// drum_grid
module drum_grid
(input clock,
 input reset,                      
 input  [3*3*18-1:0] u_hit,        
 output [3*3*18-1:0] u_out         
);
    localparam SIZE = 3;
    wire signed [SIZE*SIZE*18-1:0] u_2_mid;
    multNodes #(.SIZE(SIZE)) grid(.u_2_mid(u_2_mid),
		  .clock(clock),
 	          .reset(reset),
 	          .u_hit_mid(u_hit),
 	          .u_1_right(u_2_mid),
 	          .u_1_left(u_2_mid),
 	          .u_1_up(u_2_mid),
 	          .u_1_down(u_2_mid));
    assign u_out = u_2_mid;
endmodule
Size: ~20000 cells after synthesis, about 490 flip-flops, roughly 190000 um2 of cells after synthesis.
clock: 25.0 ns
lec_check: 0
cap_margin: 20
cell_pad_in_sites_global_placement: 3
core_margin: 2
core_utilization: 40
setup_slack_margin: 5.0
slew_margin: 25
run.sh (not shown) runs the stock make flow with config.mk's settings and CLKGATE_MAP_FILE=.
Next try:
CELL_PAD_IN_SITES_GLOBAL_PLACEMENT = not set   (was 3)
SETUP_SLACK_MARGIN = not set   (was 5.0)
SLEW_MARGIN = 20   (was 25)
clock period = 24.3 ns   (was 25.0 ns; I/O delays follow)
=> Area after synthesis does not change. Worst setup slack got worse by 2.4 ns. Utilization shrinks by 4.5 points. Hold slack got worse by 0.0091 ns.
Next try:
CORE_UTILIZATION = 71   (was 40)
clock period = 20.5 ns   (was 24.3 ns; I/O delays follow)
Result: With this change the flow ran to the end with violations: negative setup slack; critical path depth grows by 1; wire length is about the same; die size falls by well over a third.
Next try:
CORE_ASPECT_RATIO = 1.52   (was not set)
CORE_UTILIZATION = 40   (was 71)
CTS_CLUSTER_DIAMETER = 317   (was not set)
clock period = 25.0 ns   (was 20.5 ns; I/O delays follow)
=> With this change the flow completed without violations. Setup slack gets better by 1.4 ns. Wire length came out higher slightly. Cell count came out higher by a few percent. First-iteration DRC count came out lower by a quarter to a third. Worst hold slack gets better by 0.0094 ns. Flip-flop count is unchanged.
Next try:
CORE_ASPECT_RATIO = not set   (was 1.52)
CORE_UTILIZATION = 71   (was 40)
CTS_CLUSTER_DIAMETER = not set   (was 317)
SETUP_SLACK_MARGIN = 2.79   (was not set)
clock period = 21.8 ns   (was 25.0 ns; I/O delays follow)
Result:
- worst hold slack is better by 0.024 ns
- clock skew shrinks by 0.014 ns
- clock-buffer cell count rises by 8
- register-to-register slack got worse by 1.8 ns
- critical path depth is higher by 4
- worst setup slack got worse by 0.26 ns
- design area goes up by 3.5%
- synthesized area stays the same
- via count grows by 4.4%

## garnet
Starting RTL as in the previous note.
==> flow/config.mk <==
export PLATFORM = sky130hd
export DESIGN_NAME = drum_grid
export DESIGN_NICKNAME = drum_grid
export VERILOG_FILES = /design/flow/design.v
export SDC_FILE = /design/flow/constraint.sdc
export NUM_CORES = 4
export LEC_CHECK = 0
export CAP_MARGIN = 20
export CORE_MARGIN = 2
export CORE_UTILIZATION = 51
export GPL_ROUTABILITY_DRIVEN = 0
export GPL_TIMING_DRIVEN = 0
export MAX_ROUTING_LAYER = met5
export PLACE_DENSITY_LB_ADDON = 0.01
export SLEW_MARGIN = 20
export TNS_END_PERCENT = 5
==> flow/constraint.sdc <==
create_clock -name core_clock -period 35.2 [get_ports {clock}]
set_input_delay 7.0400 -clock core_clock [delete_from_list [all_inputs] [get_ports {clock}]]
set_output_delay 7.0400 -clock core_clock [all_outputs]
set_load 0.01 [all_outputs]
Both conditions hold for garnet: the flow ran to the end and the final layout passed the timing, DRC and antenna checks.
--- input diff garnet..xenon ---
Settings: GPL_ROUTABILITY_DRIVEN removed (was 0); PLACE_DENSITY_LB_ADDON changed from 0.01 to 0.08; TNS_END_PERCENT removed (was 5); GPL_TIMING_DRIVEN removed (was 0); CORE_UTILIZATION changed from 51 to 72; MAX_ROUTING_LAYER removed (was met5); the clock period (ns, I/O delays scaled along) changed from 35.2 to 20.3.
Findings:
garnet ran to completion and came out clean on the timing, DRC and antenna checks.
Status xenon: flow complete, layout not clean - setup timing
From garnet to xenon the numbers moved as follows: initial antenna violation count picked up an extra 10; routed wire length grew by 6.0%; remaining max-slew budget at the tightest pin saw an increase.
Diff garnet -> xenon: average detailed-routed wire length per instance saw an increase; number of inserted diodes saw an increase.
> inputs changed (xenon -> indigo)
Settings: CORE_UTILIZATION: 72 -> 58; CTS_CLUSTER_DIAMETER: unset -> 38; PLACE_DENSITY_LB_ADDON: 0.08 -> unset; SETUP_SLACK_MARGIN: unset -> 4.59; CTS_CLUSTER_SIZE: unset -> 48; the clock period (ns, I/O delays scaled along): 20.3 -> 15.6.
[summary]
indigo: complete, dirty (setup timing). indigo gives more via count than xenon did. Non-clock buffer count, indigo vs xenon: up by more than 100%. Compared with xenon, indigo shows a higher clock buffer instance count of the final layout. Overall global routing resource usage delta for indigo relative to xenon: 6.3 points lower. STATUS post-place setup slack: indigo loses against xenon. indigo: largest net degree at the start of global routing about 18% above xenon.
What lagoon does differently from indigo at the input level:
Settings: a change of CTS_CLUSTER_DIAMETER from 38 to 374; a change of CORE_UTILIZATION from 58 to 72; an added PLACE_DENSITY of 0.4; a deleted SETUP_SLACK_MARGIN that had been 4.59; an added ABC_AREA of 1; a change of CTS_CLUSTER_SIZE from 48 to 95; a change of the clock period (ns, I/O delays scaled along) from 15.6 to 9.44.
### Flow results
- Status for lagoon and indigo: no clean run
- From the logs: indigo reached the end of the flow and failed the layout checks with setup timing.
- The log for lagoon ends in global routing with error GRT-0116, so the run never completed.
- From lagoon to indigo, flop and latch count out of synthesis did not move at all.
- Compared with indigo, lagoon shows area of the mapped netlist higher by 8600 sq um.
- lagoon ended up with a lower share of cell area taken by muxes after synthesis than indigo did.

run 1:
drum_grid again, from the RTL that the note above started with.
Settings: LEC_CHECK=0, CAP_MARGIN=20, CORE_ASPECT_RATIO=1.74, CORE_MARGIN=2, CORE_UTILIZATION=69, GPL_ROUTABILITY_DRIVEN=0, GPL_TIMING_DRIVEN=1, MAX_ROUTING_LAYER=met5, PLACE_DENSITY_LB_ADDON=0.01, SLEW_MARGIN=20, TNS_END_PERCENT=5; clock period 35.2 ns.
Run 1 finished all stages; the layout is clean.
The inputs of run 2 differ from those of run 1 as listed below.
- CORE_UTILIZATION: 69 -> 70
- CTS_CLUSTER_SIZE: unset -> 15
- TNS_END_PERCENT: 5 -> 75
- SETUP_SLACK_MARGIN: unset -> 5.0
- PLACE_DENSITY_LB_ADDON: 0.01 -> unset
- CORE_ASPECT_RATIO: 1.74 -> unset
- GPL_ROUTABILITY_DRIVEN: 0 -> unset
- the clock period (ns, I/O delays scaled along): 35.2 -> 16.1
### Flow results
Run 2 failed in 5_1_grt with GRT-0116.
Die size in run 2 is about 1.5% below run 1.
Run 2 against run 1: H-tree depth increased by 1 relative to the old numbers, setup fix buffers added after clock tree synthesis increased by 301 relative to the old numbers, placement-stage worst setup slack decreased by 12.55 ns relative to the old numbers.
> inputs changed (run 2 -> run 3)
- CTS_CLUSTER_SIZE removed (was 15)
- CORE_UTILIZATION changed from 70 to 67
- the clock period (ns, I/O delays scaled along) changed from 16.1 to 24.3
[summary]
Out of run 3 and run 2, the only run to close with the timing, DRC and antenna checks passing was run 3. Chip area, run 3 and run 2: smaller value in run 2. Post-cts resize count in run 3 is 545 higher than in run 2. Run 2 has lower number of buffers created by CTS than run 3.
Input-level comparison between run 4 and run 3:
- CORE_UTILIZATION: 67 -> 72
- CORE_ASPECT_RATIO: unset -> 1.06
- CTS_CLUSTER_DIAMETER: unset -> 289
- PLACE_DENSITY_LB_ADDON: unset -> 0.28
- the clock period (ns, I/O delays scaled along): 24.3 -> 15.4
Notes after the runs:
- As far as number of cells in the yosys synthesis report goes, run 4 and run 3 are indistinguishable; the numbers are identical.
- Re gate count after technology mapping: no difference whatsoever between run 4 and run 3.
- Run 4 vs. run 3: number of CTS-inserted buffers fell about 7%, die boundary width fell 34 um.
- No final results exist for run 4, since it was stopped by error GRT-0116 during 5_1_grt.
- | core utilization before placement | run 4 vs run 3 | 4.9 points higher |
- Compared with run 3, in run 4 HPWL reported at the end of detailed placement went up by 150000 um; synthesized area ~0 delta; post-placement setup slack decreased 6.18 ns; die area shrank by 20000 sq um.

drum_grid again, from the RTL that the note above started with.
export LEC_CHECK = 0
export ABC_AREA = 1
export CAP_MARGIN = 30
export CELL_PAD_IN_SITES_DETAIL_PLACEMENT = 2
export CELL_PAD_IN_SITES_GLOBAL_PLACEMENT = 3
export CORE_ASPECT_RATIO = 0.53
export CORE_MARGIN = 2
export CORE_UTILIZATION = 54
export CTS_CLUSTER_SIZE = 21
export SETUP_SLACK_MARGIN = 5.0
export SLEW_MARGIN = 40
create_clock -name core_clock -period 25.0 [get_ports {clock}]
The starting point stopped in global placement without I/O with GPL-0301.
Edit:
- ABC_AREA: 1 -> not set
- CAP_MARGIN: 30 -> 20
- CELL_PAD_IN_SITES_DETAIL_PLACEMENT: 2 -> not set
- CELL_PAD_IN_SITES_GLOBAL_PLACEMENT: 3 -> not set
- CORE_ASPECT_RATIO: 0.53 -> not set
- CORE_UTILIZATION: 54 -> 25
- CTS_CLUSTER_SIZE: 21 -> not set
- SETUP_SLACK_MARGIN: 5.0 -> not set
- SLEW_MARGIN: 40 -> 20
- clock period: 25.0 -> 24.3 ns (I/O delays scaled with it)
The changed run completed with no timing, DRC or antenna violations.
Die size goes up by well over a third.
Synthesized area is lower by a few percent.
Synthesized cell count fell by roughly a tenth.
Edit:
- ABC_AREA: not set -> 1
- CORE_UTILIZATION: 25 -> 72
- CTS_CLUSTER_DIAMETER: not set -> 209
- PLACE_DENSITY_LB_ADDON: not set -> 0.08
- clock period: 24.3 -> 14.2 ns (I/O delays scaled with it)
What happened: The new run did not get past clock tree synthesis, error DPL-0033; synthesized cell count is higher by 16%; die area falls by 64%; area after synthesis increases by 4.4%.
Edit:
- ABC_AREA: 1 -> not set
- CORE_UTILIZATION: 72 -> 40
- CTS_CLUSTER_DIAMETER: 209 -> not set
- PLACE_DENSITY_LB_ADDON: 0.08 -> not set
- clock period: 14.2 -> 25.0 ns (I/O delays scaled with it)
Effect:
- The changed run finished with timing, DRC and antenna clean
- die size came out higher by 72%
- synthesized area came out lower by 4.2%
- synthesized cell count falls by 14%
